== north ==
==> flow/design.v <==
`timescale 1ns / 1ps
module bcd(clk, rst, broj, desetice, jedinice);
   input clk;                                               
   input rst;                                               
   input  [7:0] broj;                                       
   output reg [3:0] desetice;                               
   output reg [3:0] jedinice;                               
   reg [15:0] shift;                                        
   reg [3:0] i;                                             
   reg [15:0] t;                                            
   always @(posedge clk)
   begin
      if (rst)
         i <= 4'd0;
      else
      begin
         t = shift;
         if (i == 0)                                        
         begin
            t[15:8] = 8'd0;
            t[7:0] = broj;
         end
         if (i < 8)                                         
         begin
            if (t[11:8] >= 5)                               
               t[11:8] = t[11:8] + 4'd3;                    
            if (t[15:12] >= 5)                              
               t[15:12] = t[15:12] + 4'd3;                  
            t = t << 1;                                     
            shift <= t;
            i <= i + 4'd1;
         end
         else                                               
         begin
            desetice <= shift[15:12];
            jedinice <= shift[11:8];
            i <= 4'd0;
         end
      end
   end
endmodule
`timescale 1ns / 1ps
module kosarka(
      input clk,                                            
      input rst,                                            
      input b0,b1,b2,b3,                                    
      input p0,p1,p2,                                       
      output a,b,c,d,e,f,g,dp,                              
      output [3:0] an                                       
    );
localparam [16:0] DIV_D = 17'd25;                           
localparam [28:0] DIV_V = 29'd500;                          
reg clkD,clkV;                                              
reg [16:0] brojacD;                                         
reg [28:0] brojacV;                                         
reg [7:0] vremeA,vremeB,rezulA,rezulB;                      
reg [3:0] displej;                                          
reg [6:0] s_seg;                                            
reg [3:0] cifra;                                            
reg stop;                                                   
wire [3:0] vremeAdesetice, vremeAjedinice, vremeBdesetice, vremeBjedinice;   
wire [3:0] rezulAdesetice, rezulAjedinice, rezulBdesetice, rezulBjedinice;   
reg stanjeB0, stanjeB1, stanjeB2, stanjeB3;                 
bcd bcd_vremeA(clk, rst, vremeA, vremeAdesetice, vremeAjedinice);
bcd bcd_vremeB(clk, rst, vremeB, vremeBdesetice, vremeBjedinice);            
bcd bcd_rezulA(clk, rst, rezulA, rezulAdesetice, rezulAjedinice);
bcd bcd_rezulB(clk, rst, rezulB, rezulBdesetice, rezulBjedinice);
wire tickD = (brojacD == DIV_D) && !clkD;                   
wire tickV = (brojacV == DIV_V) && !clkV;                   
reg n_stop, n_s0, n_s1, n_s2, n_s3;
reg [7:0] n_rezulA, n_rezulB;
reg [3:0] n_displej, n_cifra;
always @(*)
   begin
      n_stop = stop;
      n_s0 = stanjeB0; n_s1 = stanjeB1; n_s2 = stanjeB2; n_s3 = stanjeB3;
      n_rezulA = rezulA; n_rezulB = rezulB;
      n_displej = displej; n_cifra = cifra;
      if(vremeA==0 && vremeB==0)                            
         n_stop = 1'b1;                                     
      case({p2,cifra})
         5'b00111: begin n_displej = vremeBjedinice; n_cifra = 4'b1110; end
         5'b01110: begin n_displej = vremeBdesetice; n_cifra = 4'b1101; end   
         5'b01101: begin n_displej = vremeAjedinice; n_cifra = 4'b1011; end
         5'b01011: begin n_displej = vremeAdesetice; n_cifra = 4'b0111; end
         5'b10111: begin n_displej = rezulBjedinice; n_cifra = 4'b1110; end
         5'b11110: begin n_displej = rezulBdesetice; n_cifra = 4'b1101; end   
         5'b11101: begin n_displej = rezulAjedinice; n_cifra = 4'b1011; end
         5'b11011: begin n_displej = rezulAdesetice; n_cifra = 4'b0111; end
         default: ;
      endcase
      if(b0 == 1'b1)
         n_s0 = 1'b1;                                       
      if(n_s0==1'b1 && b0 == 1'b0)                          
      begin
         n_stop = ~n_stop;                                  
         n_s0 = 1'b0;
      end
      if(b1 == 1'b1)
         n_s1 = 1'b1;                                       
      if(n_s1==1'b1 && b1 == 1'b0)
      begin
         case({p1,p0})
            2'b00: n_rezulB = n_rezulB+8'd3;                
            2'b01: n_rezulB = n_rezulB-8'd3;
            2'b10: n_rezulA = n_rezulA+8'd3;
            2'b11: n_rezulA = n_rezulA-8'd3;
         endcase
         n_s1 = 1'b0;
      end
      if(b2 == 1'b1)
         n_s2 = 1'b1;                                       
      if(n_s2==1'b1 && b2 == 1'b0)
      begin
         case({p1,p0})
            2'b00: n_rezulB = n_rezulB+8'd2;                
            2'b01: n_rezulB = n_rezulB-8'd2;
            2'b10: n_rezulA = n_rezulA+8'd2;
            2'b11: n_rezulA = n_rezulA-8'd2;
         endcase
         n_s2 = 1'b0;
      end
      if(b3 == 1'b1)
         n_s3 = 1'b1;                                       
      if(n_s3==1'b1 && b3 == 1'b0)
      begin
         case({p1,p0})
            2'b00: n_rezulB = n_rezulB+8'd1;                
            2'b01: n_rezulB = n_rezulB-8'd1;
            2'b10: n_rezulA = n_rezulA+8'd1;
            2'b11: n_rezulA = n_rezulA-8'd1;
         endcase
         n_s3 = 1'b0;
      end
   end
always @(posedge clk)
   begin
      if (rst)
      begin
         clkD <= 1'b0; clkV <= 1'b0;
         brojacD <= 17'd0; brojacV <= 29'd0;
         vremeA <= 8'd40; vremeB <= 8'd0;                   
         rezulA <= 8'd0; rezulB <= 8'd0;
         displej <= 4'b0110;
         s_seg <= 7'd0;
         cifra <= 4'b1110;
         stop <= 1'b1;
         stanjeB0 <= 1'b0; stanjeB1 <= 1'b0; stanjeB2 <= 1'b0; stanjeB3 <= 1'b0;
      end
      else
      begin
         if(brojacD==DIV_D)                                 
         begin
            clkD <= ~clkD;
            brojacD <= 17'd1;
         end
         else
            brojacD <= brojacD+17'd1;
         if(brojacV==DIV_V)                                 
         begin
            clkV <= ~clkV;
            brojacV <= 29'd1;
         end
         else
            brojacV <= brojacV+29'd1;
         case(displej)
            4'd0 : s_seg <= 7'b1000000;                     
            4'd1 : s_seg <= 7'b1111001;                     
            4'd2 : s_seg <= 7'b0100100;                     
            4'd3 : s_seg <= 7'b0110000;                     
            4'd4 : s_seg <= 7'b0011001;                     
            4'd5 : s_seg <= 7'b0010010;                     
            4'd6 : s_seg <= 7'b0000010;                     
            4'd7 : s_seg <= 7'b1111000;                     
            4'd8 : s_seg <= 7'b0000000;                     
            4'd9 : s_seg <= 7'b0010000;                     
            default : s_seg <= 7'b1000000;                  
         endcase
         if (tickV)                                         
         begin
            if(stop==0)                                     
            begin
               if(vremeB==0)                                
               begin
                  vremeB <= 8'd59;                          
                  vremeA <= vremeA-8'd1;                    
               end
               else
                  vremeB <= vremeB-8'd1;
            end
         end
         if (tickD)                                         
         begin
            stop <= n_stop;
            stanjeB0 <= n_s0; stanjeB1 <= n_s1; stanjeB2 <= n_s2; stanjeB3 <= n_s3;
            rezulA <= n_rezulA; rezulB <= n_rezulB;
            displej <= n_displej;
            cifra <= n_cifra;
         end
      end
   end
assign an = cifra;
assign {g, f, e, d, c, b, a} = s_seg;                       
assign dp = 1'b1;                                           
endmodule
==> flow/config.mk <==
export PLATFORM = sky130hd
export DESIGN_NAME = kosarka
export DESIGN_NICKNAME = kosarka
export VERILOG_FILES = /design/flow/design.v
export SDC_FILE = /design/flow/constraint.sdc
export NUM_CORES = 4
export LEC_CHECK = 0
export ABC_AREA = 1
export CAP_MARGIN = 0
export CORE_MARGIN = 2
export CORE_UTILIZATION = 71
export CTS_CLUSTER_SIZE = 39
export HOLD_SLACK_MARGIN = 0.28
export PLACE_DENSITY_LB_ADDON = 0.09
export SETUP_SLACK_MARGIN = 0.53
export SLEW_MARGIN = 20
==> flow/constraint.sdc <==
create_clock -name core_clock -period 3.99 [get_ports {clk}]
set_input_delay 0.7980 -clock core_clock [delete_from_list [all_inputs] [get_ports {clk}]]
set_output_delay 0.7980 -clock core_clock [all_outputs]
set_load 0.01 [all_outputs]
run.sh (not shown) runs the stock make flow with config.mk's settings and CLKGATE_MAP_FILE=.
Input-level comparison between south and north:
- PLACE_DENSITY_LB_ADDON no longer set, was 0.09
- CORE_UTILIZATION now 62, was 71
- SETUP_SLACK_MARGIN no longer set, was 0.53
- CAP_MARGIN now 20, was 0
- HOLD_SLACK_MARGIN no longer set, was 0.28
- CTS_CLUSTER_SIZE no longer set, was 39
- ABC_AREA no longer set, was 1
- the clock period (ns, I/O delays scaled along) now 7.18, was 3.99
## What came out
- Between south and north, area added between synthesis and finish is lower for south, north comes in above that.
- Area reported by Yosys stat: south vs north up about 0.65%
- Changes observed in south relative to north: number of tapcells picked up an extra 18; iteration count of the initial detailed-routing pass lost 1; smallest hold slack lost 0.010 ns.
- Critical path startpoint: p1 -> south, p0 -> north
--- input diff south..east ---
- CORE_UTILIZATION changed from 62 to 71
- PLACE_DENSITY_LB_ADDON newly set to 0.09
- the clock period (ns, I/O delays scaled along) changed from 7.18 to 6.4
### Flow results
The summed area of non-filler cells in the final layout of east is lower than that of south. When the final numbers for south and east were put side by side, the detailed-route wire length on metal 1 turned out to be smaller in east. Diff south..east | synthesized cell count | unchanged.
